==> design/flow/design.v <==
`timescale 1ns / 1ps
module syntropy_core #(
    parameter DATA_WIDTH = 16,
    parameter ADDR_WIDTH = 8,
    parameter THRESHOLD_DEFAULT = 16'hE666,   
    parameter LEARNING_RATE = 16'h0019,      
    parameter MAX_ITERATIONS = 8'd10
)(
    input wire clk,
    input wire rst_n,
    input wire [DATA_WIDTH-1:0] voltage_drift,     
    input wire [DATA_WIDTH-1:0] packet_loss,       
    input wire [DATA_WIDTH-1:0] temp_variance,     
    input wire [DATA_WIDTH-1:0] phase_jitter,      
    input wire [DATA_WIDTH-1:0] threshold,         
    input wire enable_learning,                    
    input wire mesh_broadcast_en,                  
    output reg stable,                             
    output reg [DATA_WIDTH-1:0] flux_value,        
    output reg [DATA_WIDTH-1:0] correction_vector,  
    output reg [DATA_WIDTH-1:0] optimized_params,  
    output reg learning_active,                    
    output reg mesh_broadcast_req,                 
    input wire [DATA_WIDTH-1:0] mesh_flux_in,      
    input wire [DATA_WIDTH-1:0] mesh_correction_in,  
    input wire mesh_valid_in,                      
    output reg [DATA_WIDTH-1:0] mesh_flux_out,     
    output reg [DATA_WIDTH-1:0] mesh_correction_out,  
    output reg mesh_valid_out,                     
    output reg [7:0] iteration_count,              
    output reg [3:0] state,                        
    output reg error_flag                          
);
    localparam IDLE = 4'd0;
    localparam EVALUATE = 4'd1;
    localparam LEARN = 4'd2;
    localparam CORRECT = 4'd3;
    localparam BROADCAST = 4'd4;
    localparam ERROR = 4'd5;
    reg [DATA_WIDTH-1:0] flux_reg;
    reg [DATA_WIDTH-1:0] threshold_reg;
    reg [DATA_WIDTH-1:0] metrics [0:3];   
    reg [DATA_WIDTH-1:0] gradients [0:3];  
    reg [DATA_WIDTH-1:0] params [0:3];    
    reg [7:0] iter_count;
    reg [3:0] current_state;
    reg learning_en;
    reg mesh_en;
    wire [DATA_WIDTH-1:0] flux_calc;
    wire signed [22:0] gradient_calc [0:3];
    wire signed [31:0] scaled_step [0:3];
    wire [DATA_WIDTH-1:0] param_update [0:3];
    wire signed [17:0] flux_error;
    localparam signed [31:0] LEARNING_RATE_S = LEARNING_RATE;
    wire overflow_flag;
    assign flux_calc = 16'h0100 - (voltage_drift + packet_loss + 
                                   (temp_variance >> 8) + phase_jitter);
    assign flux_error = $signed({2'b00, threshold_reg}) - $signed({2'b00, flux_reg});
    assign gradient_calc[0] = -2 * flux_error;  
    assign gradient_calc[1] = -2 * flux_error;  
    assign gradient_calc[2] = (-2 * flux_error) >>> 8;  
    assign gradient_calc[3] = -2 * flux_error;  
    assign scaled_step[0] = (LEARNING_RATE_S * gradient_calc[0]) >>> 8;
    assign scaled_step[1] = (LEARNING_RATE_S * gradient_calc[1]) >>> 8;
    assign scaled_step[2] = (LEARNING_RATE_S * gradient_calc[2]) >>> 8;
    assign scaled_step[3] = (LEARNING_RATE_S * gradient_calc[3]) >>> 8;
    assign param_update[0] = params[0] - scaled_step[0][DATA_WIDTH-1:0];
    assign param_update[1] = params[1] - scaled_step[1][DATA_WIDTH-1:0];
    assign param_update[2] = params[2] - scaled_step[2][DATA_WIDTH-1:0];
    assign param_update[3] = params[3] - scaled_step[3][DATA_WIDTH-1:0];
    assign overflow_flag = (flux_calc[15] == 1'b1) || 
                          (param_update[0][15] == 1'b1) ||
                          (param_update[1][15] == 1'b1) ||
                          (param_update[2][15] == 1'b1) ||
                          (param_update[3][15] == 1'b1);
    always @(posedge clk or negedge rst_n) begin
        if (!rst_n) begin
            stable <= 1'b0;
            flux_value <= 16'h0000;
            correction_vector <= 16'h0000;
            optimized_params <= 16'h0000;
            learning_active <= 1'b0;
            mesh_broadcast_req <= 1'b0;
            mesh_flux_out <= 16'h0000;
            mesh_correction_out <= 16'h0000;
            mesh_valid_out <= 1'b0;
            iteration_count <= 8'd0;
            state <= IDLE;
            error_flag <= 1'b0;
            params[0] <= 16'h0000;  
            params[1] <= 16'h0000;  
            params[2] <= 16'h0000;  
            params[3] <= 16'h0000;  
            threshold_reg <= THRESHOLD_DEFAULT;
            flux_reg <= 16'h0000;
            current_state <= IDLE;
            learning_en <= 1'b0;
            mesh_en <= 1'b0;
            iter_count <= 8'd0;
        end else begin
            threshold_reg <= threshold;
            learning_en <= enable_learning;
            mesh_en <= mesh_broadcast_en;
            metrics[0] <= voltage_drift;
            metrics[1] <= packet_loss;
            metrics[2] <= temp_variance;
            metrics[3] <= phase_jitter;
            case (current_state)
                IDLE: begin
                    stable <= 1'b0;
                    learning_active <= 1'b0;
                    mesh_broadcast_req <= 1'b0;
                    mesh_valid_out <= 1'b0;
                    error_flag <= 1'b0;
                    iter_count <= 8'd0;
                    if (overflow_flag) begin
                        current_state <= ERROR;
                    end else begin
                        current_state <= EVALUATE;
                    end
                end
                EVALUATE: begin
                    flux_reg <= flux_calc;
                    flux_value <= flux_calc;
                    if (flux_calc >= threshold_reg) begin
                        stable <= 1'b1;
                        correction_vector <= 16'h0000;
                        current_state <= IDLE;
                    end else begin
                        stable <= 1'b0;
                        correction_vector <= threshold_reg - flux_calc;
                        if (learning_en) begin
                            current_state <= LEARN;
                        end else begin
                            current_state <= CORRECT;
                        end
                    end
                end
                LEARN: begin
                    learning_active <= 1'b1;
                    if (iter_count < MAX_ITERATIONS) begin
                        gradients[0] <= gradient_calc[0];
                        gradients[1] <= gradient_calc[1];
                        gradients[2] <= gradient_calc[2];
                        gradients[3] <= gradient_calc[3];
                        params[0] <= param_update[0];
                        params[1] <= param_update[1];
                        params[2] <= param_update[2];
                        params[3] <= param_update[3];
                        iter_count <= iter_count + 1;
                        iteration_count <= iter_count + 1;
                        flux_reg <= 16'h0100 - (param_update[0] + param_update[1] + 
                                               (param_update[2] >> 8) + param_update[3]);
                    end else begin
                        learning_active <= 1'b0;
                        optimized_params <= params[0] + params[1] + params[2] + params[3];
                        current_state <= CORRECT;
                    end
                end
                CORRECT: begin
                    if (mesh_en && mesh_valid_in) begin
                        correction_vector <= mesh_correction_in;
                    end
                    current_state <= BROADCAST;
                end
                BROADCAST: begin
                    mesh_flux_out <= flux_reg;
                    mesh_correction_out <= correction_vector;
                    mesh_valid_out <= 1'b1;
                    mesh_broadcast_req <= 1'b1;
                    current_state <= IDLE;
                end
                ERROR: begin
                    error_flag <= 1'b1;
                    stable <= 1'b0;
                    learning_active <= 1'b0;
                    mesh_broadcast_req <= 1'b0;
                    mesh_valid_out <= 1'b0;
                end
                default: begin
                    current_state <= IDLE;
                end
            endcase
            state <= current_state;
        end
    end
    always @(posedge clk) begin
        if (mesh_valid_in && mesh_en) begin
        end
    end
endmodule
==> design/flow/run.sh <==
#!/bin/bash
# the make line also repeats each setting of config.mk as NAME=value (left out here)
make -C /OpenROAD-flow-scripts/flow DESIGN_CONFIG=/design/flow/config.mk WORK_HOME=/design/flow/orfs CLKGATE_MAP_FILE= finish
==> design/flow/config.mk <==
export PLATFORM = sky130hd
export DESIGN_NAME = syntropy_core
export DESIGN_NICKNAME = syntropy_core
export VERILOG_FILES = /design/flow/design.v
export SDC_FILE = /design/flow/constraint.sdc
export NUM_CORES = 4
export LEC_CHECK = 0
export ABC_AREA = 1
export CAP_MARGIN = 20
export CORE_MARGIN = 7
export CORE_UTILIZATION = 70
export CTS_CLUSTER_DIAMETER = 349
export CTS_CLUSTER_SIZE = 16
export PLACE_DENSITY = 0.54
export SETUP_SLACK_MARGIN = -0.42
export SLEW_MARGIN = 20
==> design/flow/constraint.sdc <==
create_clock -name core_clock -period 13.0 [get_ports {clk}]
set_input_delay 2.6000 -clock core_clock [delete_from_list [all_inputs] [get_ports {clk}]]
set_output_delay 2.6000 -clock core_clock [all_outputs]
set_load 0.01 [all_outputs]
==> results of run 1 <==
[through the flow]
step | area, µm² | cells
after floorplan | 19570 | 2472
after global placement | 21810 | 3004
after detailed placement | 21810 | 3004
after CTS | 22280 | 3027
after global routing | 22320 | 3029
final | 22320 | 3029
[cell type report]
type | instances | area share (%)
sequential | 204 | 22.92
clock inverter | 1 | 0.1345
inverter | 422 | 7.102
clock buffer | 22 | 1.990
tap | 378 | 2.119
timing repair buffer | 196 | 8.823
multi-input combinational | 1806 | 56.91
[layer usage]
layer  up-vias  wire (µm)  global-route usage, %
met4         0       3128                  16.00
met3       168       4034                  7.150
met2       656      26060                  56.67
li1       8341          -                      -
met1      8244      21190                  38.35
met5         -          0                      0
==> impl_metrics.json, run 1 <==
{
  "slew_viol_final": 0,
  "synth_area_um2": 19570,
  "final_nets": 3126,
  "cts_tree": "built",
  "fin_ws_ps": 1863,
  "async_reset_ff_share_pct": 100.0,
  "syn-instance-count": 2472,
  "cts_hold_buf": 0,
  "synth.largest_area_cell": "dfrtp_1",
  "grt_max_degree": 126,
  "setup_tns_ps": 0,
  "finalHoldViolCount": 0,
  "wl_um": 54420,
  "slew_headroom_pct": 35.22,
  "first_global_vias": 17830,
  "hold_path.startpoint": "current_state[1]",
  "post_cts_resized": 0,
  "yosys-stat-cells": 2472,
  "r2r_end": "flux_reg[13]",
  "reg2reg_depth": 56,
  "post-route-drc-count": 0,
  "fin_crit_ps": 11140,
  "drt_first_pass_iters": 5,
  "wire_per_inst_um": 17.97,
  "drtIter0Drc": 1228,
  "rows": 61,
  "ys_sh_simple_pct": 18.49,
  "area.growth.synth_to_final_pct": 14.07,
  "cap_violations": 0,
  "io_pins": 214,
  "yosysUniqueCellTypes": 54,
  "top_logic_kind": "adder cells",
  "root_buffer": "clkbuf_16",
  "r2r-start": "threshold_reg[1]",
  "yosys-stat-area_um2": 19570,
  "diodes": 0,
  "rsz0062_at_grt": "no",
  "arrival_ps": 11480,
  "fill_cells": 1822,
  "die_h_um": 181.2,
  "path_clk_slew_ps": 80,
  "synth_flop_count": 204,
  "startpoint": "threshold_reg[1]",
  "antenna_found_initial": 0,
  "area_leaders": "dfrtp_1 (25%), ha_1 (17%), fa_1 (10%), nand2_1 (10%), inv_1 (8.0%)",
  "grt_util_all_layers_pct": 32.77,
  "setup_violations": 0,
  "fp_util_pct": 70.82,
  "r2r_setup_slack_ps": 1860,
  "adder_share_pct": 27.09,
  "hp-class": "reg -> reg",
  "avgSynthCellArea_um2": 7.916,
  "num_vias": 17410,
  "crit_path_end": "flux_reg[13]",
  "outcome": "timing/DRC/antenna clean",
  "fin_crit_sh_pct": 85.67,
  "top_cell": "nand2_1",
  "vias_per_cell": 5.747,
  "whs_ps": 463.6,
  "synth.top_cell.area_share_pct": 24.94,
  "die_area_um2": 32830,
  "cts.sinks": 204,
  "cp-end-kind": "flop",
  "logic_area_um2": 12700,
  "register_area_um2": 5116,
  "startpoint_type": "flop",
  "portBuffers": 188,
  "critPathMaxFanout": 10,
  "yosys.area_share.aoi_pct": 12.32,
  "openroad.warnings": 58,
  "slowest_stage": "dfstp_2",
  "synth-xor-area-share_pct": 6.350,
  "post_cts_buffers": 0,
  "cts_buffers": 16,
  "cp.depth": 56,
  "die_w_um": 181.2,
  "synth-edff-count": 0,
  "crit_path_frequent_cell": "inv_1",
  "common_cells": "nand2_1 (522), inv_1 (417), ha_1 (262)",
  "yosys_warnings": 4,
  "grt_pass1_wl_um": 88420,
  "flop_cell": "dfrtp_1",
  "min_to": "state[1]",
  "cp_num_buf_inv": 8,
  "path_class": "reg -> reg",
  "dpl.hpwl_um": 43570,
  "ant_nets": 0,
  "core_area_um2": 27630,
  "clk_latency_ps": 500,
  "final_core_util_pct": 80.79,
  "globalplace.congestion": 0.9451,
  "overflow": 0,
  "crit_family": "adder cells",
  "max_freq_mhz": 89.79,
  "tightestPinTransition_ps": 971.7,
  "ys_seq_share_pct": 26.15,
  "critPathMaxStageDelay_ps": 590,
  "min_path_cells": 0,
  "required_ps": 13340,
  "cts-htree-levels": 1,
  "place_ws_ps": 1932,
  "cts.path.max_buffers": 3,
  "finalClockSkew_ps": 21.28,
  "synth_nets": 2952,
  "mux_share_pct": 0.6330
}
==> run 2, diff against run 1 <==
Settings changed: ABC_AREA 1 to default, CAP_MARGIN 20 to 35, CORE_MARGIN 7 to 2, CORE_UTILIZATION 70 to 37, CTS_CLUSTER_DIAMETER 349 to default, CTS_CLUSTER_SIZE 16 to 57, GPL_ROUTABILITY_DRIVEN from default to 1, MIN_ROUTING_LAYER from default to met1, PLACE_DENSITY 0.54 to default, PLACE_DENSITY_LB_ADDON from default to 0.15, SETUP_SLACK_MARGIN -0.42 to 0.63, TNS_END_PERCENT from default to 40.
Clock period 13.0 ns to 14.0 ns, I/O delays scaled along.
==> run 2 against run 1 <==
Compared with the run above:
- cell area is 2.3% higher
- cell count is 2.5% lower
- core utilization fell by 36 points
- still clean on timing, DRC and antenna
- non-clock buffer count increased by 9
==> impl_metrics.json, run 2 <==
{
  "outcome": "timing/DRC/antenna clean",
  "top_logic_kind": "adder cells",
  "critPathMaxStageDelay_ps": 570,
  "yosys-stat-cells": 2071,
  "crit_path_end": "flux_reg[15]",
  "io_pins": 214,
  "place_ws_ps": 1261,
  "flop_cell": "dfrtp_1",
  "dpl.hpwl_um": 42560,
  "yosys_warnings": 4,
  "ant_nets": 0,
  "area.growth.synth_to_final_pct": 19.57,
  "wl_met3_um": 1756,
  "vias_per_cell": 5.007,
  "antenna_found_initial": 0,
  "clk_latency_ps": 560,
  "num_vias": 14790,
  "place_area_um2": 21770,
  "post_cts_buffers": 0,
  "cts_buffers": 26,
  "area_leaders": "dfrtp_1 (26%), ha_1 (17%), fa_1 (11%), xnor2_1 (4.8%), inv_1 (4.7%)",
  "die_w_um": 231.2,
  "cts.path.max_buffers": 3,
  "final_cell_area_um2": 22830,
  "slowest_stage": "dfstp_2",
  "fin_crit_sh_pct": 88.50,
  "wire_per_inst_um": 17.38,
  "required_ps": 14440,
  "cts_hold_buf": 0,
  "synth_flop_count": 204,
  "top_cell": "ha_1",
  "portBuffers": 188,
  "hold_path.startpoint": "optimized_params[1]",
  "synth-xor-area-share_pct": 7.876,
  "finalHoldViolCount": 0,
  "fill_cells": 4930,
  "async_reset_ff_share_pct": 100.0,
  "cts_tree": "built",
  "cts-htree-levels": 1,
  "wl_met2_um": 24760,
  "post-route-drc-count": 0,
  "arrival_ps": 12830,
  "min_path_cells": 2,
  "synth.top_cell.area_share_pct": 25.56,
  "common_cells": "ha_1 (262), inv_1 (237), nand2_1 (223)",
  "root_buffer": "clkbuf_16",
  "cp-end-kind": "flop",
  "synth_nets": 2551,
  "r2r-start": "threshold_reg[1]",
  "synth_area_um2": 19090,
  "finalClockSkew_ps": 10.19,
  "synth.largest_area_cell": "dfrtp_1",
  "wl_um": 51350,
  "openroad.warnings": 52,
  "cts.sinks": 204,
  "startpoint": "threshold_reg[1]",
  "drtIter0Drc": 730,
  "grt_max_degree": 97,
  "overflow": 0,
  "grt_util_all_layers_pct": 19.38,
  "logic_area_um2": 12900,
  "grt_pass1_wl_um": 81830,
  "core_area_um2": 51200,
  "mux_share_pct": 2.398,
  "syn-instance-count": 2071,
  "top_layer_used": "met4",
  "tightestPinTransition_ps": 896.2,
  "fp_util_pct": 37.30,
  "r2r_setup_slack_ps": 1610,
  "place_inst": 2903,
  "crit_family": "adder cells",
  "avgSynthCellArea_um2": 9.220,
  "final_nets": 2734,
  "synth-edff-count": 0,
  "met1_length_um": 23440,
  "ys_sh_simple_pct": 13.56,
  "path_class": "reg -> reg",
  "drt_first_pass_iters": 7,
  "finalNonFillerCells": 2954,
  "fin_crit_ps": 12390,
  "crit_path_frequent_cell": "ha_1",
  "final_core_util_pct": 44.59,
  "first_global_vias": 15140,
  "yosys-stat-area_um2": 19090,
  "slew_viol_final": 0,
  "yosysUniqueCellTypes": 89,
  "critPathMaxFanout": 6,
  "path_clk_slew_ps": 70,
  "min_to": "optimized_params[1]",
  "ys_seq_share_pct": 26.79,
  "adder_share_pct": 27.76,
  "startpoint_type": "flop",
  "diodes": 0,
  "max_freq_mhz": 80.71,
  "die_h_um": 231.2,
  "fin_ws_ps": 1610,
  "die_area_um2": 53440,
  "setup_violations": 0,
  "register_area_um2": 5116,
  "reg2reg_depth": 47,
  "post_cts_resized": 0,
  "cp.depth": 47,
  "rsz0062_at_grt": "no",
  "setup_tns_ps": 0,
  "hp-class": "reg -> reg",
  "cp_num_buf_inv": 2,
  "yosys.area_share.aoi_pct": 15.77,
  "r2r_end": "flux_reg[15]",
  "globalplace.congestion": 0.8753,
  "rows": 83,
  "slew_headroom_pct": 39.47,
  "cap_violations": 0
}
## run 2: final cells by class
cell class,instances,area share (%)
Clock buffer,34,3.332
Clock inverter,14,0.8878
Inverter,238,3.946
Multi-Input combinational cell,1579,56.52
Sequential cell,204,22.41
Tap cell,680,3.727
Timing Repair Buffer,205,9.174
## run 2: metrics by stage
step,hold WS [ps]
after global placement,458.0
after floorplan,351.9
after detailed placement,464.1
after global routing,500.1
final,469.8
after CTS,477.8
## run 2: layer usage
metal / vias up / track usage, %
met1: 7043 / 25.34
li1: 7469 / -
met4: 0 / 5.605
met5: - / 0
met3: 65 / 2.670
met2: 213 / 33.34
==> run 3, diff against run 2 <==
Settings changed: ABC_AREA from default to 0, CAP_MARGIN 35 to 20, CORE_MARGIN 2 to 7, CORE_UTILIZATION 37 to 48, CTS_CLUSTER_DIAMETER from default to 388, CTS_CLUSTER_SIZE 57 to 15, GPL_ROUTABILITY_DRIVEN 1 to default, MIN_ROUTING_LAYER met1 to default, PLACE_DENSITY from default to 0.54, PLACE_DENSITY_LB_ADDON 0.15 to default, SETUP_SLACK_MARGIN 0.63 to -0.42, TNS_END_PERCENT 40 to default.
Clock period 14.0 ns to 13.0 ns, I/O delays scaled along.
==> run 3 against run 2 <==
Compared with the run above:
- cell area decreased by 3.6%
- non-clock buffer count decreased by 7
- worst hold slack improved by 7.6 ps
- cell count decreased by 6.3%
- area after synthesis unchanged
- register-to-register slack got worse by 1100 ps
- synthesized cell count unchanged
- critical path depth unchanged
- via count decreased by 0.47%
- highest routed layer is now met5
==> impl_metrics.json, run 3 <==
{
  "finalHoldViolCount": 0,
  "rows": 72,
  "die_area_um2": 45560,
  "max_freq_mhz": 79.96,
  "root_buffer": "clkbuf_16",
  "ys_sh_simple_pct": 13.56,
  "slowest_stage": "dfstp_2",
  "clk_latency_ps": 520,
  "mux_share_pct": 2.398,
  "yosys-stat-cells": 2071,
  "yosys-stat-area_um2": 19090,
  "yosys_warnings": 4,
  "flop_cell": "dfrtp_1",
  "r2r-start": "threshold_reg[1]",
  "crit_path_end": "flux_reg[15]",
  "grt_util_all_layers_pct": 21.73,
  "vias_per_cell": 5.320,
  "hold_path.startpoint": "flux_value[3]",
  "cp-end-kind": "flop",
  "area_leaders": "dfrtp_1 (26%), ha_1 (17%), fa_1 (11%), xnor2_1 (4.8%), inv_1 (4.7%)",
  "finalClockSkew_ps": 22.35,
  "overflow": 0,
  "portBuffers": 188,
  "place_ws_ps": 404.3,
  "io_pins": 214,
  "synth_nets": 2551,
  "adder_share_pct": 27.76,
  "cts_tree": "built",
  "critPathMaxStageDelay_ps": 620,
  "area.growth.synth_to_final_pct": 15.27,
  "reg2reg_depth": 47,
  "startpoint": "threshold_reg[1]",
  "core_area_um2": 38920,
  "syn-instance-count": 2071,
  "critPathMaxFanout": 6,
  "grt_max_degree": 97,
  "final_core_util_pct": 56.56,
  "setup_tns_ps": 0,
  "cap_violations": 0,
  "min_to": "flux_value[3]",
  "path_class": "reg -> reg",
  "slew_viol_final": 0,
  "grt_pass1_wl_um": 78830,
  "openroad.warnings": 53,
  "avgSynthCellArea_um2": 9.220,
  "path_clk_slew_ps": 70,
  "post_cts_buffers": 0,
  "die_w_um": 213.5,
  "synth-xor-area-share_pct": 7.876,
  "cts-htree-levels": 1,
  "crit_family": "adder cells",
  "yosysUniqueCellTypes": 89,
  "synth_flop_count": 204,
  "synth.largest_area_cell": "dfrtp_1",
  "crit_path_frequent_cell": "ha_1",
  "ys_seq_share_pct": 26.79,
  "dpl.hpwl_um": 41150,
  "num_vias": 14720,
  "common_cells": "ha_1 (262), inv_1 (237), nand2_1 (223)",
  "fin_crit_ps": 12510,
  "ant_nets": 0,
  "wire_per_inst_um": 17.94,
  "arrival_ps": 12890,
  "startpoint_type": "flop",
  "async_reset_ff_share_pct": 100.0,
  "final_nets": 2718,
  "post-route-drc-count": 0,
  "fp_util_pct": 49.06,
  "cp_num_buf_inv": 2,
  "wl_um": 49650,
  "cts_buffers": 17,
  "drt_first_pass_iters": 5,
  "synth_area_um2": 19090,
  "top_cell": "ha_1",
  "r2r_setup_slack_ps": 490,
  "yosys.area_share.aoi_pct": 15.77,
  "hp-class": "reg -> reg",
  "fin_crit_sh_pct": 96.20,
  "required_ps": 13380,
  "cp.depth": 47,
  "first_global_vias": 14410,
  "cts.path.max_buffers": 3,
  "cts.sinks": 204,
  "synth.top_cell.area_share_pct": 25.56,
  "outcome": "timing/DRC/antenna clean",
  "min_path_cells": 2,
  "drtIter0Drc": 793,
  "globalplace.congestion": 0.8871,
  "synth-edff-count": 0,
  "diodes": 0,
  "slew_headroom_pct": 32.22,
  "fin_ws_ps": 494.3,
  "setup_violations": 0,
  "tightestPinTransition_ps": 1015,
  "die_h_um": 213.5,
  "top_logic_kind": "adder cells",
  "antenna_found_initial": 1,
  "r2r_end": "flux_reg[15]"
}
==> run 3: metal layers <==
| layer | global-route usage, % | vias to the layer above | routed length (µm) |
|---|---|---|---|
| li1 | - | 7439 | - |
| met1 | 32.50 | 6964 | 24660 |
| met2 | 32.62 | 259 | 21340 |
| met3 | 3.946 | 56 | 2542 |
| met4 | 4.728 | 2 | 1094 |
| met5 | 0 | - | 17 |
==> run 3: stage by stage <==
step	hold slack [ps]	instance area, µm²	cells
final	477.4	22010	2767
after global routing	497.4	22010	2767
after CTS	485.6	21990	2767
after detailed placement	466.6	21510	2737
after global placement	461.0	21510	2737
after floorplan	351.9	19090	2071
==> run 3: cell type report <==
| type | instances | area (µm²) |
|---|---|---|
| Tap cell | 518 | 648.1 |
| Timing Repair Buffer | 198 | 1962 |
| Sequential cell | 204 | 5116 |
| Fill cell | 3583 | 16910 |
| Clock inverter | 2 | 17.52 |
| Inverter | 238 | 900.9 |
| Clock buffer | 28 | 466.7 |
| Multi-Input combinational cell | 1579 | 12900 |
==> run 3: repair_timing <==
| item | CTS | global route |
|---|---|---|
| resized | 0 | 3 |
| setup endpoints to repair | 0 | 2 |
| hold buffers | 0 | 0 |
==> run 4, diff against run 3 <==
Settings changed: ABC_AREA 0 to 1, CORE_MARGIN 7 to 2, CORE_UTILIZATION 48 to 58, CTS_CLUSTER_DIAMETER 388 to 323, CTS_CLUSTER_SIZE 15 to default, PLACE_DENSITY 0.54 to default, SETUP_SLACK_MARGIN -0.42 to default, TNS_END_PERCENT from default to 5.
Clock period 13.0 ns to 8.26 ns, I/O delays scaled along.
==> run 4 against run 3 <==
Compared with the run above:
- the layout now fails its checks (setup timing)
- synthesized cell count up 19%
- first-iteration DRC count increased by 50%
- sequential cell count stayed put
- largest cell class unchanged
==> impl_metrics.json, run 4 <==
{
  "outcome": "failed layout checks",
  "failed_checks": "setup timing",
  "cts_hold_buf": 0,
  "min_path_cells": 2,
  "async_reset_ff_share_pct": 100.0,
  "startpoint": "flux_reg[0]",
  "drt_first_pass_iters": 5,
  "setup_tns_ps": -16600,
  "drtIter0Drc": 1191,
  "critPathMaxStageDelay_ps": 630,
  "setup_violations": 14,
  "overflow": 0,
  "path_clk_slew_ps": 60,
  "num_vias": 19410,
  "clk_latency_ps": 560,
  "final_nets": 3598,
  "first_global_vias": 19620,
  "cap_violations": 0,
  "crit_family": "adder cells",
  "grt_max_degree": 122,
  "area_leaders": "dfrtp_1 (25%), ha_1 (17%), fa_1 (10%), nand2_1 (10%), inv_1 (8.0%)",
  "yosysUniqueCellTypes": 54,
  "reg2reg_depth": 55,
  "synth.largest_area_cell": "dfrtp_1",
  "cts.sinks": 204,
  "fin_ws_ps": -1635,
  "grt_pass1_wl_um": 95340,
  "rsz0062_at_grt": "yes",
  "cts_tree": "built",
  "mux_share_pct": 0.6330,
  "wl_um": 62210,
  "antenna_found_initial": 0,
  "rows": 67,
  "place_ws_ps": -1642,
  "slowest_stage": "fa_1",
  "arrival_ps": 10280,
  "hp-class": "reg -> reg",
  "adder_share_pct": 27.09,
  "ant_nets": 0,
  "grt_util_all_layers_pct": 33.49,
  "fp_util_pct": 58.65,
  "post-route-drc-count": 0,
  "yosys-stat-area_um2": 19570,
  "finalClockSkew_ps": 40.47,
  "die_w_um": 187.7,
  "flop_cell": "dfrtp_1",
  "crit_path_end": "flux_reg[12]",
  "synth-edff-count": 0,
  "critPathMaxFanout": 4,
  "avgSynthCellArea_um2": 7.916,
  "min_to": "error_flag",
  "diodes": 0,
  "synth_flop_count": 204,
  "openroad.warnings": 59,
  "ys_seq_share_pct": 26.15,
  "fin_crit_ps": 9895,
  "wire_per_inst_um": 17.35,
  "ys_sh_simple_pct": 18.49,
  "cts-htree-levels": 1,
  "die_area_um2": 35220,
  "synth_area_um2": 19570,
  "fin_crit_sh_pct": 119.8,
  "tightestPinTransition_ps": 1039,
  "finalHoldViolCount": 0,
  "synth-xor-area-share_pct": 6.350,
  "slew_viol_final": 0,
  "cp-end-kind": "flop",
  "path_class": "reg -> reg",
  "die_h_um": 187.7,
  "root_buffer": "clkbuf_16",
  "final_core_util_pct": 82.15,
  "area.growth.synth_to_final_pct": 40.07,
  "cts_buffers": 26,
  "hold_path.startpoint": "error_flag",
  "io_pins": 214,
  "yosys-stat-cells": 2472,
  "cp_num_buf_inv": 8,
  "whs_ps": 470.5,
  "dpl.hpwl_um": 46050,
  "synth_nets": 2952,
  "top_cell": "nand2_1",
  "r2r_end": "flux_reg[12]",
  "yosys_warnings": 4,
  "r2r_setup_slack_ps": -1630,
  "cts.path.max_buffers": 3,
  "startpoint_type": "flop",
  "vias_per_cell": 5.415,
  "portBuffers": 188,
  "max_freq_mhz": 101.1,
  "slew_headroom_pct": 30.46,
  "syn-instance-count": 2472,
  "synth.top_cell.area_share_pct": 24.94,
  "core_area_um2": 33360,
  "r2r-start": "flux_reg[0]",
  "yosys.area_share.aoi_pct": 12.32,
  "common_cells": "nand2_1 (522), inv_1 (417), ha_1 (262)",
  "cp.depth": 55,
  "top_logic_kind": "adder cells",
  "globalplace.congestion": 0.9500,
  "required_ps": 8640
}
run 4: repair_timing:
item                       CTS  global route
hold endpoints to repair     0             0
setup endpoints to repair   15            16
resized                     72           146
gates cloned                 0             0
setup buffers               37            20
pin swaps                   47           116
run 4: routing by layer:
layer | share of wire (%) | up-vias | GRT usage [%]
li1 | - | 9281 | -
met1 | 39 | 9233 | 40.07
met2 | 50 | 698 | 59.09
met3 | 6.0 | 199 | 4.978
met4 | 5.5 | 0 | 16.20
met5 | 0 | - | 0
run 4: area by class of cell:
class | instances | area (µm²)
clock buffers | 38 | 735.7
clock inverters | 9 | 105.1
fillers | 2087 | 5956
inverters | 422 | 1593
multi-input cells | 1806 | 13860
flip-flops and latches | 204 | 5116
well taps | 448 | 560.5
repair buffers | 658 | 5438
run 4: stage by stage:
step	std cells	area, µm²
detailed placement	3483	25110
floorplan	2472	19710
CTS	3567	26640
global placement	3483	25110
finish	3585	27410
global route	3585	27410
==> run 5, diff against run 4 <==
Settings changed: ABC_AREA 1 to default, CORE_UTILIZATION 58 to 71, CTS_CLUSTER_DIAMETER 323 to default, CTS_CLUSTER_SIZE from default to 62, TNS_END_PERCENT 5 to default.
Clock period 8.26 ns to 9.96 ns, I/O delays scaled along.
==> run 5 against run 4 <==
Compared with the run above:
- the run now fails in global routing
- synthesized cell count decreased by 16%
- area after synthesis decreased by 2.4%
- die size decreased by 20%
==> impl_metrics.json, run 5 <==
{
  "outcome": "aborted with a tool error",
  "stop_stage": "global routing",
  "error": "[ERROR GRT-0232] Routing congestion too high. Check the congestion heatmap in the GUI.",
  "cts.path.max_buffers": 3,
  "globalplace.congestion": 0.9434,
  "synth_nets": 2551,
  "die_area_um2": 28220,
  "synth-xor-area-share_pct": 7.876,
  "common_cells": "ha_1 (262), inv_1 (237), nand2_1 (223)",
  "top_logic_kind": "adder cells",
  "syn-instance-count": 2071,
  "mux_share_pct": 2.398,
  "core_area_um2": 26650,
  "yosys.area_share.aoi_pct": 15.77,
  "die_w_um": 168.0,
  "ys_seq_share_pct": 26.79,
  "io_pins": 214,
  "synth.largest_area_cell": "dfrtp_1",
  "cts.sinks": 204,
  "dpl.hpwl_um": 44400,
  "area_leaders": "dfrtp_1 (26%), ha_1 (17%), fa_1 (11%), xnor2_1 (4.8%), inv_1 (4.7%)",
  "overflow": 408,
  "place_area_um2": 23560,
  "synth_area_um2": 19090,
  "synth-edff-count": 0,
  "cts-htree-levels": 1,
  "die_h_um": 168.0,
  "flop_cell": "dfrtp_1",
  "portBuffers": 188,
  "fp_util_pct": 71.65,
  "yosysUniqueCellTypes": 89,
  "grt_util_all_layers_pct": 86.02,
  "ys_sh_simple_pct": 13.56,
  "async_reset_ff_share_pct": 100.0,
  "yosys-stat-area_um2": 19090,
  "cts_buffers": 23,
  "avgSynthCellArea_um2": 9.220,
  "cts_hold_buf": 0,
  "adder_share_pct": 27.76,
  "top_cell": "ha_1",
  "synth_flop_count": 204,
  "rows": 60,
  "synth.top_cell.area_share_pct": 25.56,
  "yosys_warnings": 4,
  "root_buffer": "clkbuf_16",
  "yosys-stat-cells": 2071
}
## run 5: per-stage QoR
stage                     instances  setup TNS (ps)  setup WS, ps
after floorplan                2071          -232.1        -126.6
after global placement         2814           -2170        -628.7
after detailed placement       2814           -4629        -992.0
after CTS                      2892           -2721        -549.3
## run 5: what timing repair did
| item | 4_1_cts |
|---|---|
| pin swaps | 78 |
| setup buffers | 39 |
| endpoints found under the setup margin | 11 |
| gates resized | 117 |
## run 5: layer usage
metal	track usage, %	GRT overflow
met1	83.46	4
met2	101.0	243
met3	72.78	10
met4	93.27	151
met5	34.09	0
==> run 6, diff against run 5 <==
Settings changed: ABC_AREA from default to 1, CORE_ASPECT_RATIO from default to 0.7, CORE_UTILIZATION 71 to 72, CTS_CLUSTER_DIAMETER from default to 397, CTS_CLUSTER_SIZE 62 to 18, PLACE_DENSITY from default to 0.43, SETUP_SLACK_MARGIN from default to 3.34, TNS_END_PERCENT from default to 10.
Clock period 9.96 ns to 10.9 ns, I/O delays scaled along.
==> run 6 against run 5 <==
Compared with the run above:
- now fails the layout checks on setup timing
- die size grew 1.1%
- synthesized cell count grew 19%
- area after synthesis grew 2.5%
==> impl_metrics.json, run 6 <==
{
  "outcome": "failed layout checks",
  "failed_checks": "setup timing",
  "wl_um": 75400,
  "rsz0062_at_grt": "yes",
  "fin_crit_ps": 11190,
  "openroad.warnings": 61,
  "rows": 50,
  "max_freq_mhz": 89.33,
  "required_ps": 11300,
  "fin_crit_sh_pct": 102.7,
  "ys_seq_share_pct": 26.15,
  "final_nets": 3192,
  "reg2reg_depth": 55,
  "hp-class": "reg -> reg",
  "cts_buffers": 15,
  "core_area_um2": 26710,
  "crit_path_end": "flux_reg[15]",
  "startpoint_type": "flop",
  "globalplace.congestion": 0.9806,
  "slew_headroom_pct": 16.73,
  "wire_per_inst_um": 24.47,
  "cts-htree-levels": 1,
  "avgSynthCellArea_um2": 7.916,
  "slowest_stage": "fa_1",
  "place_ws_ps": 397.5,
  "drtIter0Drc": 3285,
  "synth_area_um2": 19570,
  "mux_share_pct": 0.6330,
  "r2r_end": "flux_reg[15]",
  "flop_cell": "dfrtp_1",
  "finalHoldViolCount": 0,
  "yosysUniqueCellTypes": 54,
  "die_w_um": 201.0,
  "overflow": 0,
  "grt_util_all_layers_pct": 46.52,
  "tightestPinTransition_ps": 1249,
  "ant_nets": 0,
  "slew_viol_final": 0,
  "final_cell_area_um2": 24170,
  "clk_latency_ps": 510,
  "fill_cells": 1122,
  "die_area_um2": 28530,
  "adder_share_pct": 27.09,
  "area_leaders": "dfrtp_1 (25%), ha_1 (17%), fa_1 (10%), nand2_1 (10%), inv_1 (8.0%)",
  "setup_violations": 4,
  "yosys-stat-cells": 2472,
  "top_logic_kind": "adder cells",
  "cp-end-kind": "flop",
  "register_area_um2": 5117,
  "synth_nets": 2952,
  "min_to": "iteration_count[6]",
  "num_vias": 20750,
  "path_clk_slew_ps": 90,
  "drt_first_pass_iters": 15,
  "cp.depth": 55,
  "top_cell": "nand2_1",
  "first_global_vias": 19440,
  "critPathMaxStageDelay_ps": 730,
  "cts.path.max_buffers": 3,
  "synth_flop_count": 204,
  "yosys.area_share.aoi_pct": 12.32,
  "area.growth.synth_to_final_pct": 23.52,
  "critPathMaxFanout": 5,
  "hold_path.startpoint": "iteration_count[6]",
  "synth.top_cell.area_share_pct": 24.94,
  "crit_family": "simple AND/OR/NAND/NOR gates",
  "portBuffers": 188,
  "cts_tree": "built",
  "grt_max_degree": 127,
  "vias_per_cell": 6.736,
  "cap_violations": 0,
  "common_cells": "nand2_1 (522), inv_1 (417), ha_1 (262)",
  "r2r_setup_slack_ps": -290,
  "ys_sh_simple_pct": 18.49,
  "fin_ws_ps": -294.7,
  "crit_path_frequent_cell": "nand2_1",
  "async_reset_ff_share_pct": 100.0,
  "yosys_warnings": 4,
  "min_path_cells": 2,
  "syn-instance-count": 2472,
  "io_pins": 214,
  "logic_area_um2": 14100,
  "synth-xor-area-share_pct": 6.350,
  "finalClockSkew_ps": 25.86,
  "synth-edff-count": 0,
  "fp_util_pct": 73.25,
  "setup_tns_ps": -696.1,
  "grt_pass1_wl_um": 103500,
  "yosys-stat-area_um2": 19570,
  "r2r-start": "threshold_reg[4]",
  "post-route-drc-count": 0,
  "cts.sinks": 204,
  "root_buffer": "clkbuf_16",
  "place_area_um2": 21930,
  "arrival_ps": 11600,
  "dpl.hpwl_um": 47130,
  "cp_num_buf_inv": 6,
  "antenna_found_initial": 3,
  "startpoint": "threshold_reg[4]",
  "whs_ps": 484.0,
  "path_class": "reg -> reg",
  "die_h_um": 141.9,
  "synth.largest_area_cell": "dfrtp_1"
}
## run 6: cell type report
class / count / share of cell area, %
Antenna cell: 2 / 0.02071
Clock buffer: 18 / 1.600
Clock inverter: 2 / 0.1035
Inverter: 422 / 6.590
Multi-Input combinational cell: 1806 / 58.32
Sequential cell: 204 / 21.17
Tap cell: 364 / 1.884
Timing Repair Buffer: 263 / 10.31
## run 6: metrics by stage
stage | std cells | utilization (%)
2_1_floorplan | 2472 | -
3_3_place_gp | 2991 | 82.09
3_5_place_dp | 2991 | 82.09
4_1_cts | 3049 | 87.85
5_1_grt | 3080 | 90.47
6_report | 3081 | 90.48
## run 6: repair_timing
item,in CTS,in global routing
endpoints found under the setup margin,35,47
buffers inserted,38,29
gates resized,150,92
pin swaps,105,65
hold buffers,0,0
## run 6: per-layer routing
metal | vias to the layer above | GRT usage (%) | routed length [µm]
met5 | - | 0 | 26
met2 | 2120 | 75.43 | 32290
met3 | 645 | 11.39 | 11250
met4 | 4 | 18.87 | 6076
li1 | 8455 | - | -
met1 | 9530 | 60.56 | 25760
==> run 7, diff against run 6 <==
Settings changed: ABC_AREA 1 to default, CORE_ASPECT_RATIO 0.7 to default, CORE_UTILIZATION 72 to 59, CTS_CLUSTER_DIAMETER 397 to default, CTS_CLUSTER_SIZE 18 to default, PLACE_DENSITY 0.43 to default, SETUP_SLACK_MARGIN 3.34 to default, TNS_END_PERCENT 10 to default.
Clock period 10.9 ns to 6.96 ns, I/O delays scaled along.
==> run 7 against run 6 <==
Compared with the run above:
- still fails the layout checks on setup timing
- clock-buffer cell count grew 17
- wire length shrank 14%
- non-clock buffer count grew 416
- synthesized cell count shrank 16%
- cell count grew 2.0%
- area after synthesis shrank 2.4%
- die size grew 19%
- worst setup slack lost 3600 ps
- sequential share of layout area shrank 2.8 points
- largest cell class unchanged
==> impl_metrics.json, run 7 <==
{
  "mux_share_pct": 2.398,
  "wire_per_inst_um": 20.62,
  "r2r-start": "threshold_reg[1]",
  "fill_cells": 1547,
  "place_ws_ps": -3482,
  "drt_first_pass_iters": 6,
  "syn-instance-count": 2071,
  "cp-end-kind": "flop",
  "crit_path_end": "flux_reg[15]",
  "die_area_um2": 33820,
  "area_leaders": "dfrtp_1 (26%), ha_1 (17%), fa_1 (11%), xnor2_1 (4.8%), inv_1 (4.7%)",
  "die_w_um": 183.9,
  "top_cell": "ha_1",
  "flop_cell": "dfrtp_1",
  "drtIter0Drc": 1465,
  "tightestPinTransition_ps": 1082,
  "globalplace.congestion": 1.007,
  "fin_crit_ps": 10850,
  "wl_um": 64790,
  "overflow": 0,
  "synth_nets": 2551,
  "common_cells": "ha_1 (262), inv_1 (237), nand2_1 (223)",
  "synth.largest_area_cell": "dfrtp_1",
  "openroad.warnings": 59,
  "slew_viol_final": 0,
  "slew_headroom_pct": 27.86,
  "critPathMaxFanout": 5,
  "ys_seq_share_pct": 26.79,
  "portBuffers": 188,
  "startpoint_type": "flop",
  "antenna_found_initial": 1,
  "vias_per_cell": 5.890,
  "whs_ps": 475.0,
  "cap_violations": 0,
  "die_h_um": 183.9,
  "cts_tree": "built",
  "r2r_setup_slack_ps": -3890,
  "finalClockSkew_ps": 17.88,
  "synth.top_cell.area_share_pct": 25.56,
  "r2r_end": "flux_reg[15]",
  "fin_ws_ps": -3888,
  "crit_path_frequent_cell": "xnor2_1",
  "rows": 65,
  "grt_pass1_wl_um": 91720,
  "synth_flop_count": 204,
  "cts.path.max_buffers": 3,
  "yosys.area_share.aoi_pct": 15.77,
  "startpoint": "threshold_reg[1]",
  "crit_family": "adder cells",
  "critPathMaxStageDelay_ps": 560,
  "ant_nets": 0,
  "path_class": "reg -> reg",
  "outcome": "failed layout checks",
  "path_clk_slew_ps": 60,
  "io_pins": 214,
  "cp.depth": 46,
  "cp_num_buf_inv": 4,
  "core_area_um2": 31720,
  "yosysUniqueCellTypes": 89,
  "hp-class": "reg -> reg",
  "yosys_warnings": 4,
  "slowest_stage": "dfstp_2",
  "async_reset_ff_share_pct": 100.0,
  "grt_util_all_layers_pct": 34.18,
  "cts_buffers": 24,
  "area.growth.synth_to_final_pct": 46.15,
  "synth_area_um2": 19090,
  "top_logic_kind": "adder cells",
  "register_area_um2": 5116,
  "hold_path.startpoint": "optimized_params[2]",
  "required_ps": 7370,
  "logic_area_um2": 14910,
  "min_to": "optimized_params[2]",
  "fin_crit_sh_pct": 155.9,
  "num_vias": 18510,
  "post-route-drc-count": 0,
  "avgSynthCellArea_um2": 9.220,
  "reg2reg_depth": 46,
  "root_buffer": "clkbuf_16",
  "grt_max_degree": 178,
  "clk_latency_ps": 540,
  "first_global_vias": 18320,
  "finalHoldViolCount": 0,
  "synth-edff-count": 0,
  "setup_tns_ps": -54880,
  "ys_sh_simple_pct": 13.56,
  "dpl.hpwl_um": 43770,
  "diodes": 0,
  "synth-xor-area-share_pct": 7.876,
  "cts-htree-levels": 1,
  "min_path_cells": 2,
  "failed_checks": "setup timing",
  "yosys-stat-area_um2": 19090,
  "max_freq_mhz": 92.18,
  "arrival_ps": 11260,
  "fp_util_pct": 60.20,
  "adder_share_pct": 27.76,
  "final_nets": 3206,
  "setup_violations": 35,
  "rsz0062_at_grt": "yes",
  "yosys-stat-cells": 2071,
  "cts.sinks": 204
}
-- run 7: repair_timing --
item,4_1_cts,5_1_grt
pin swaps,98,79
gates resized,198,158
hold buffers,0,0
gates cloned,0,0
buffers inserted,64,44
setup endpoints to repair,40,67
-- run 7: per-layer routing --
metal	track usage (%)	part of all wire (%)
met5	0	0.020
met4	13.66	6.0
met3	5.983	7.5
met2	61.48	50
met1	40.44	36
-- run 7: through the flow --
stage               cell area (µm²)  util [%]  instances
floorplan                     19540         -       2071
global placement              24740     78.01       3013
detailed placement            24740     78.01       3013
CTS                           26740     84.30       3102
global route                  27910     87.98       3142
finish                        27910     87.98       3142
-- run 7: cell type report --
class	count	share of cell area (%)
Multi-Input combinational cell	1579	53.43
Timing Repair Buffer	679	20.51
Sequential cell	204	18.33
Inverter	238	3.237
Clock buffer	35	2.444
Tap cell	402	1.802
Clock inverter	5	0.2421
==> run 8, diff against run 7 <==
Settings changed: CAP_MARGIN 20 to 10, CELL_PAD_IN_SITES_DETAIL_PLACEMENT from default to 1, CORE_UTILIZATION 59 to 40, HOLD_SLACK_MARGIN from default to -0.02, PLACE_DENSITY_LB_ADDON from default to 0.25, SETUP_SLACK_MARGIN from default to 1.24.
Clock period 6.96 ns to 13.0 ns, I/O delays scaled along.
==> run 8 against run 7 <==
Compared with the run above:
- now clean on timing, DRC and antenna
- sequential share of layout area rose by 3.9 points
- fmax decreased by 3.7%
- sequential cell count stayed put
- cell count decreased by 7.7%
==> impl_metrics.json, run 8 <==
{
  "outcome": "timing/DRC/antenna clean",
  "synth-edff-count": 0,
  "setup_violations": 0,
  "grtUsageMet3_pct": 3.518,
  "finalClockSkew_ps": 19.26,
  "grt_max_degree": 101,
  "r2r_setup_slack_ps": 1730,
  "avgSynthCellArea_um2": 9.220,
  "final_nets": 2744,
  "die_h_um": 222.5,
  "grt_util_all_layers_pct": 23.08,
  "finalNonFillerCells": 2899,
  "top_cell": "ha_1",
  "ys_sh_simple_pct": 13.56,
  "final_cell_area_um2": 23050,
  "flop_cell": "dfrtp_1",
  "wire_per_inst_um": 19.86,
  "drt_first_pass_iters": 5,
  "yosysUniqueCellTypes": 89,
  "first_global_vias": 17260,
  "wl_um": 57570,
  "fp_util_pct": 40.25,
  "finalHoldViolCount": 0,
  "cts-htree-levels": 1,
  "yosys.area_share.aoi_pct": 15.77,
  "slowest_stage": "dfstp_2",
  "crit_path_end": "flux_reg[15]",
  "cts_buffers": 26,
  "fin_crit_ps": 11270,
  "place_area_um2": 21670,
  "dpl.hpwl_um": 46330,
  "startpoint_type": "flop",
  "reg2reg_depth": 48,
  "cp_num_buf_inv": 6,
  "grt_pass1_wl_um": 91220,
  "async_reset_ff_share_pct": 100.0,
  "logic_area_um2": 13240,
  "yosys-stat-area_um2": 19090,
  "io_pins": 214,
  "cts_tree": "built",
  "slew_headroom_pct": 19.07,
  "mux_share_pct": 2.398,
  "synth.top_cell.area_share_pct": 25.56,
  "synth_nets": 2551,
  "slew_viol_final": 0,
  "vias_per_cell": 5.399,
  "antenna_found_initial": 3,
  "clk_latency_ps": 560,
  "area_leaders": "dfrtp_1 (26%), ha_1 (17%), fa_1 (11%), xnor2_1 (4.8%), inv_1 (4.7%)",
  "adder_share_pct": 27.76,
  "synth.largest_area_cell": "dfrtp_1",
  "use_met2_pct": 41.83,
  "path_clk_slew_ps": 60,
  "post-route-drc-count": 0,
  "cp-end-kind": "flop",
  "hold_path.startpoint": "optimized_params[7]",
  "fin_crit_sh_pct": 86.69,
  "die_w_um": 222.5,
  "min_path_cells": 2,
  "required_ps": 13450,
  "arrival_ps": 11720,
  "portBuffers": 188,
  "cap_violations": 0,
  "r2r_end": "flux_reg[15]",
  "r2r-start": "threshold_reg[1]",
  "crit_family": "adder cells",
  "tightestPinTransition_ps": 1209,
  "core_area_um2": 47450,
  "startpoint": "threshold_reg[1]",
  "num_vias": 15650,
  "cp.depth": 48,
  "cts.sinks": 204,
  "fill_cells": 5451,
  "cts_hold_buf": 0,
  "die_area_um2": 49500,
  "openroad.warnings": 54,
  "crit_path_frequent_cell": "ha_1",
  "place_inst": 2840,
  "yosys_warnings": 4,
  "register_area_um2": 5116,
  "ys_seq_share_pct": 26.79,
  "synth_area_um2": 19090,
  "common_cells": "ha_1 (262), inv_1 (237), nand2_1 (223)",
  "rows": 80,
  "ant_nets": 0,
  "cts.path.max_buffers": 3,
  "root_buffer": "clkbuf_16",
  "setup_tns_ps": 0,
  "rsz0062_at_grt": "no",
  "drtIter0Drc": 627,
  "synth-xor-area-share_pct": 7.876,
  "path_class": "reg -> reg",
  "syn-instance-count": 2071,
  "critPathMaxStageDelay_ps": 560,
  "min_to": "optimized_params[7]",
  "hp-class": "reg -> reg",
  "critPathMaxFanout": 7,
  "overflow": 0,
  "grt_busiest_layer": "met2",
  "top_logic_kind": "adder cells",
  "yosys-stat-cells": 2071,
  "area.growth.synth_to_final_pct": 20.74,
  "grtUsageMet1_pct": 27.26,
  "max_freq_mhz": 88.73,
  "globalplace.congestion": 0.8881,
  "synth_flop_count": 204
}
run 8: timing repair:
| item | in CTS | in global routing |
|---|---|---|
| setup endpoints to repair | 5 | 7 |
| buffers inserted | 1 | 10 |
| gates resized | 21 | 62 |
| pin swaps | 3 | 22 |
run 8: layout make-up:
type	instances	share of cell area (%)
inverter	238	3.908
clock inverter	12	0.8955
timing repair buffer	215	9.058
clock buffer	33	3.153
antenna	3	0.03256
multi-input combinational	1579	57.42
tap	615	3.338
sequential	204	22.19
run 8: per-stage QoR:
stage	utilization (%)	setup WS (ps)	hold slack, ps
after floorplan	-	2069	351.9
after global placement	45.67	615.9	459.1
after detailed placement	45.67	416.2	462.1
after CTS	47.83	1301	477.3
after global routing	48.59	1097	488.9
final	48.59	1730	472.6
run 8: per-layer routing:
layer	wire length, µm	share of wire (%)	vias up
li1	-	-	7473
met1	23840	41	7858
met2	29550	51	212
met3	1967	3.4	109
met4	2220	3.9	0
met5	0	0	-
==> run 9, diff against run 8 <==
Settings changed: ABC_AREA from default to 1, CAP_MARGIN 10 to 20, CELL_PAD_IN_SITES_DETAIL_PLACEMENT 1 to default, CORE_UTILIZATION 40 to 70, CTS_CLUSTER_DIAMETER from default to 222, CTS_CLUSTER_SIZE from default to 37, HOLD_SLACK_MARGIN -0.02 to 0.29, PLACE_DENSITY_LB_ADDON 0.25 to 0.04, SETUP_SLACK_MARGIN 1.24 to 2.93.
Clock period 13.0 ns to 10.1 ns, I/O delays scaled along.
==> run 9 against run 8 <==
Compared with the run above:
- the flow now stops in global routing
- die size fell by 41%
- synthesized cell count rose by 19%
- area after synthesis rose by 2.5%
==> impl_metrics.json, run 9 <==
{
  "synth_flop_count": 204,
  "synth.largest_area_cell": "dfrtp_1",
  "overflow": 111,
  "root_buffer": "clkbuf_16",
  "ys_sh_simple_pct": 18.49,
  "yosys-stat-cells": 2472,
  "cts_hold_buf": 0,
  "synth.top_cell.area_share_pct": 24.94,
  "synth-xor-area-share_pct": 6.350,
  "outcome": "aborted with a tool error",
  "common_cells": "nand2_1 (522), inv_1 (417), ha_1 (262)",
  "top_logic_kind": "adder cells",
  "mux_share_pct": 0.6330,
  "cts.path.max_buffers": 3,
  "rows": 61,
  "globalplace.congestion": 0.9774,
  "avgSynthCellArea_um2": 7.916,
  "syn-instance-count": 2472,
  "area_leaders": "dfrtp_1 (25%), ha_1 (17%), fa_1 (10%), nand2_1 (10%), inv_1 (8.0%)",
  "die_w_um": 171.2,
  "async_reset_ff_share_pct": 100.0,
  "synth_area_um2": 19570,
  "synth_nets": 2952,
  "cts-htree-levels": 1,
  "place_ws_ps": -243.1,
  "error": "[ERROR GRT-0232] Routing congestion too high. Check the congestion heatmap in the GUI.",
  "fp_util_pct": 70.82,
  "synth-edff-count": 0,
  "io_pins": 214,
  "yosys.area_share.aoi_pct": 12.32,
  "die_area_um2": 29310,
  "dpl.hpwl_um": 43930,
  "stop_stage": "global routing",
  "ys_seq_share_pct": 26.15,
  "yosysUniqueCellTypes": 54,
  "cts_buffers": 9,
  "yosys-stat-area_um2": 19570,
  "flop_cell": "dfrtp_1",
  "portBuffers": 188,
  "cts.sinks": 204,
  "core_area_um2": 27630,
  "adder_share_pct": 27.09,
  "die_h_um": 171.2,
  "grt_util_all_layers_pct": 78.22,
  "yosys_warnings": 4,
  "place_area_um2": 22640,
  "top_cell": "nand2_1"
}
[run 9: per-stage QoR]
stage	std cells	hold slack [ps]	setup TNS, ps
4_1_cts	3174	485.2	0
3_3_place_gp	3090	446.3	0
3_5_place_dp	3090	457.0	-1033
2_1_floorplan	2472	414.3	0
[run 9: timing repair]
action                                  CTS
resized                                 211
endpoints found under the setup margin   40
pin swaps                               134
buffers inserted                         73
[run 9: per-layer routing]
| metal | track usage [%] | GRT overflow |
|---|---|---|
| met3 | 68.25 | 6 |
| met2 | 92.01 | 57 |
| met4 | 76.23 | 46 |
| met5 | 42.09 | 0 |
| met1 | 76.84 | 2 |
==> run 10, diff against run 9 <==
Settings changed: CORE_UTILIZATION 70 to 64, CTS_CLUSTER_DIAMETER 222 to default, CTS_CLUSTER_SIZE 37 to 100, HOLD_SLACK_MARGIN 0.29 to default, PLACE_DENSITY_LB_ADDON 0.04 to default, SETUP_SLACK_MARGIN 2.93 to default.
Clock period 10.1 ns to 7.27 ns, I/O delays scaled along.
==> run 10 against run 9 <==
Compared with the run above:
- the flow again stops in global routing
- area after synthesis did not move
- die size is 9.1% higher
- synthesized cell count is the same
==> impl_metrics.json, run 10 <==
{
  "yosys.area_share.aoi_pct": 12.32,
  "outcome": "aborted with a tool error",
  "common_cells": "nand2_1 (522), inv_1 (417), ha_1 (262)",
  "place_inst": 3443,
  "cts_hold_buf": 0,
  "cts-htree-levels": 1,
  "synth.top_cell.area_share_pct": 24.94,
  "grt_util_all_layers_pct": 78.45,
  "top_logic_kind": "adder cells",
  "synth_nets": 2952,
  "dpl.hpwl_um": 49080,
  "synth-xor-area-share_pct": 6.350,
  "flop_cell": "dfrtp_1",
  "ys_sh_simple_pct": 18.49,
  "die_h_um": 178.9,
  "error": "[ERROR GRT-0232] Routing congestion too high. Check the congestion heatmap in the GUI.",
  "die_w_um": 178.9,
  "yosys_warnings": 4,
  "adder_share_pct": 27.09,
  "overflow": 18,
  "portBuffers": 188,
  "globalplace.congestion": 0.9690,
  "yosysUniqueCellTypes": 54,
  "synth_flop_count": 204,
  "mux_share_pct": 0.6330,
  "core_area_um2": 30350,
  "async_reset_ff_share_pct": 100.0,
  "cts.path.max_buffers": 3,
  "root_buffer": "clkbuf_16",
  "cts.sinks": 204,
  "ys_seq_share_pct": 26.15,
  "cts_buffers": 25,
  "place_area_um2": 25180,
  "yosys-stat-cells": 2472,
  "rows": 64,
  "avgSynthCellArea_um2": 7.916,
  "yosys-stat-area_um2": 19570,
  "syn-instance-count": 2472,
  "stop_stage": "global routing",
  "die_area_um2": 31990,
  "synth_area_um2": 19570,
  "fp_util_pct": 64.47,
  "io_pins": 214,
  "synth.largest_area_cell": "dfrtp_1",
  "top_cell": "nand2_1",
  "synth-edff-count": 0,
  "area_leaders": "dfrtp_1 (25%), ha_1 (17%), fa_1 (10%), nand2_1 (10%), inv_1 (8.0%)"
}
-- run 10: timing repair --
action | CTS
gates resized | 156
setup endpoints to repair | 18
pin swaps | 115
hold endpoints to repair | 0
setup buffers | 34
-- run 10: per-stage QoR --
stage               setup slack [ps]  hold WS (ps)
CTS                            -2088         465.1
detailed placement             -2705         452.0
global placement               -2490         447.3
floorplan                      -1805         414.3
-- run 10: metal layers --
layer,global-route usage (%),GRT overflow
met1,76.34,1
met5,59.94,0
met3,70.53,1
met2,91.52,10
met4,72.56,6
==> run 11, diff against run 10 <==
Settings changed: ABC_AREA 1 to default, CORE_UTILIZATION 64 to 40, CTS_CLUSTER_DIAMETER from default to 20, CTS_CLUSTER_SIZE 100 to 11, SETUP_SLACK_MARGIN from default to -1.29, TNS_END_PERCENT from default to 95.
Clock period 7.27 ns to 13.0 ns, I/O delays scaled along.
==> run 11 against run 10 <==
Compared with the run above:
- now clean on timing, DRC and antenna
- die size is 55% higher
- synthesized cell count fell by 16%
- area after synthesis fell by 2.4%
==> impl_metrics.json, run 11 <==
{
  "outcome": "timing/DRC/antenna clean",
  "top_layer_used": "met4",
  "path_class": "reg -> reg",
  "portBuffers": 188,
  "diodes": 0,
  "cts-htree-levels": 3,
  "setup_tns_ps": 0,
  "yosysUniqueCellTypes": 89,
  "wl_met2_um": 25620,
  "synth.top_cell.area_share_pct": 25.56,
  "flop_cell": "dfrtp_1",
  "fin_crit_ps": 12470,
  "vias_per_cell": 5.125,
  "critPathMaxStageDelay_ps": 570,
  "async_reset_ff_share_pct": 100.0,
  "area.growth.synth_to_final_pct": 27.88,
  "crit_path_end": "flux_reg[14]",
  "finalHoldViolCount": 0,
  "post_cts_buffers": 0,
  "synth.largest_area_cell": "dfrtp_1",
  "grt_max_degree": 98,
  "fin_crit_sh_pct": 95.96,
  "slowest_stage": "dfstp_2",
  "crit_path_frequent_cell": "fa_1",
  "mux_share_pct": 2.398,
  "final_core_util_pct": 51.47,
  "logic_area_um2": 12880,
  "overflow": 0,
  "tightestPinTransition_ps": 1067,
  "grt_pass1_wl_um": 84690,
  "synth-xor-area-share_pct": 7.876,
  "ys_seq_share_pct": 26.79,
  "die_area_um2": 49500,
  "synth_flop_count": 204,
  "syn-instance-count": 2071,
  "fp_util_pct": 40.25,
  "required_ps": 13510,
  "die_h_um": 222.5,
  "area_leaders": "dfrtp_1 (26%), ha_1 (17%), fa_1 (11%), xnor2_1 (4.8%), inv_1 (4.7%)",
  "cap_violations": 0,
  "hp-class": "reg -> reg",
  "whs_ps": 469.2,
  "drtIter0Drc": 719,
  "reg2reg_depth": 50,
  "r2r_end": "flux_reg[14]",
  "cp-end-kind": "flop",
  "cts_buffers": 83,
  "post-route-drc-count": 0,
  "avgSynthCellArea_um2": 9.220,
  "drt_first_pass_iters": 5,
  "cts_hold_buf": 0,
  "cp.depth": 50,
  "synth_nets": 2551,
  "root_buffer": "clkbuf_16",
  "startpoint": "threshold_reg[1]",
  "wl_um": 52130,
  "fill_cells": 4406,
  "dpl.hpwl_um": 41530,
  "wl_met3_um": 2251,
  "top_cell": "ha_1",
  "slew_headroom_pct": 28.58,
  "critPathMaxFanout": 9,
  "common_cells": "ha_1 (262), inv_1 (237), nand2_1 (223)",
  "adder_share_pct": 27.76,
  "yosys.area_share.aoi_pct": 15.77,
  "final_nets": 2790,
  "ant_nets": 0,
  "max_freq_mhz": 80.16,
  "slew_viol_final": 0,
  "globalplace.congestion": 0.8324,
  "ys_sh_simple_pct": 13.56,
  "rows": 80,
  "yosys-stat-cells": 2071,
  "grt_util_all_layers_pct": 21.61,
  "yosys_warnings": 4,
  "min_path_cells": 2,
  "startpoint_type": "flop",
  "die_w_um": 222.5,
  "core_area_um2": 47450,
  "antenna_found_initial": 1,
  "synth-edff-count": 0,
  "cts.sinks": 204,
  "wire_per_inst_um": 17.45,
  "finalClockSkew_ps": 17.76,
  "r2r-start": "threshold_reg[1]",
  "path_clk_slew_ps": 40,
  "openroad.warnings": 52,
  "met1_length_um": 22710,
  "cts.path.max_buffers": 3,
  "arrival_ps": 12980,
  "post_cts_resized": 0,
  "register_area_um2": 5116,
  "synth_area_um2": 19090,
  "yosys-stat-area_um2": 19090,
  "min_to": "optimized_params[0]",
  "cts_tree": "built",
  "r2r_setup_slack_ps": 530,
  "clk_latency_ps": 600,
  "setup_violations": 0,
  "hold_path.startpoint": "optimized_params[0]",
  "io_pins": 214,
  "num_vias": 15310,
  "cp_num_buf_inv": 5,
  "first_global_vias": 16210,
  "top_logic_kind": "adder cells",
  "crit_family": "adder cells"
}
## run 11: layout make-up
class                      instances  share of cell area [%]
clock inverter                    18                   1.204
timing repair buffer             204                   8.214
clock buffer                     130                   10.05
sequential                       204                   20.95
inverter                         238                   3.689
multi-input combinational       1579                   52.74
tap                              615                   3.151
## run 11: metal layers
metal | vias to the layer above | GRT usage (%)
li1 | 7621 | -
met1 | 7372 | 26.24
met2 | 245 | 37.33
met3 | 75 | 4.615
met4 | 0 | 8.530
met5 | - | 0
## run 11: through the flow
step / setup WS (ps) / cell area (µm²) / std cells
finish: 525.7 / 24420 / 2988
global route: -564.4 / 24420 / 2988
CTS: 439.9 / 24420 / 2988
detailed placement: 512.4 / 21670 / 2840
global placement: 550.3 / 21670 / 2840
floorplan: 2069 / 19090 / 2071
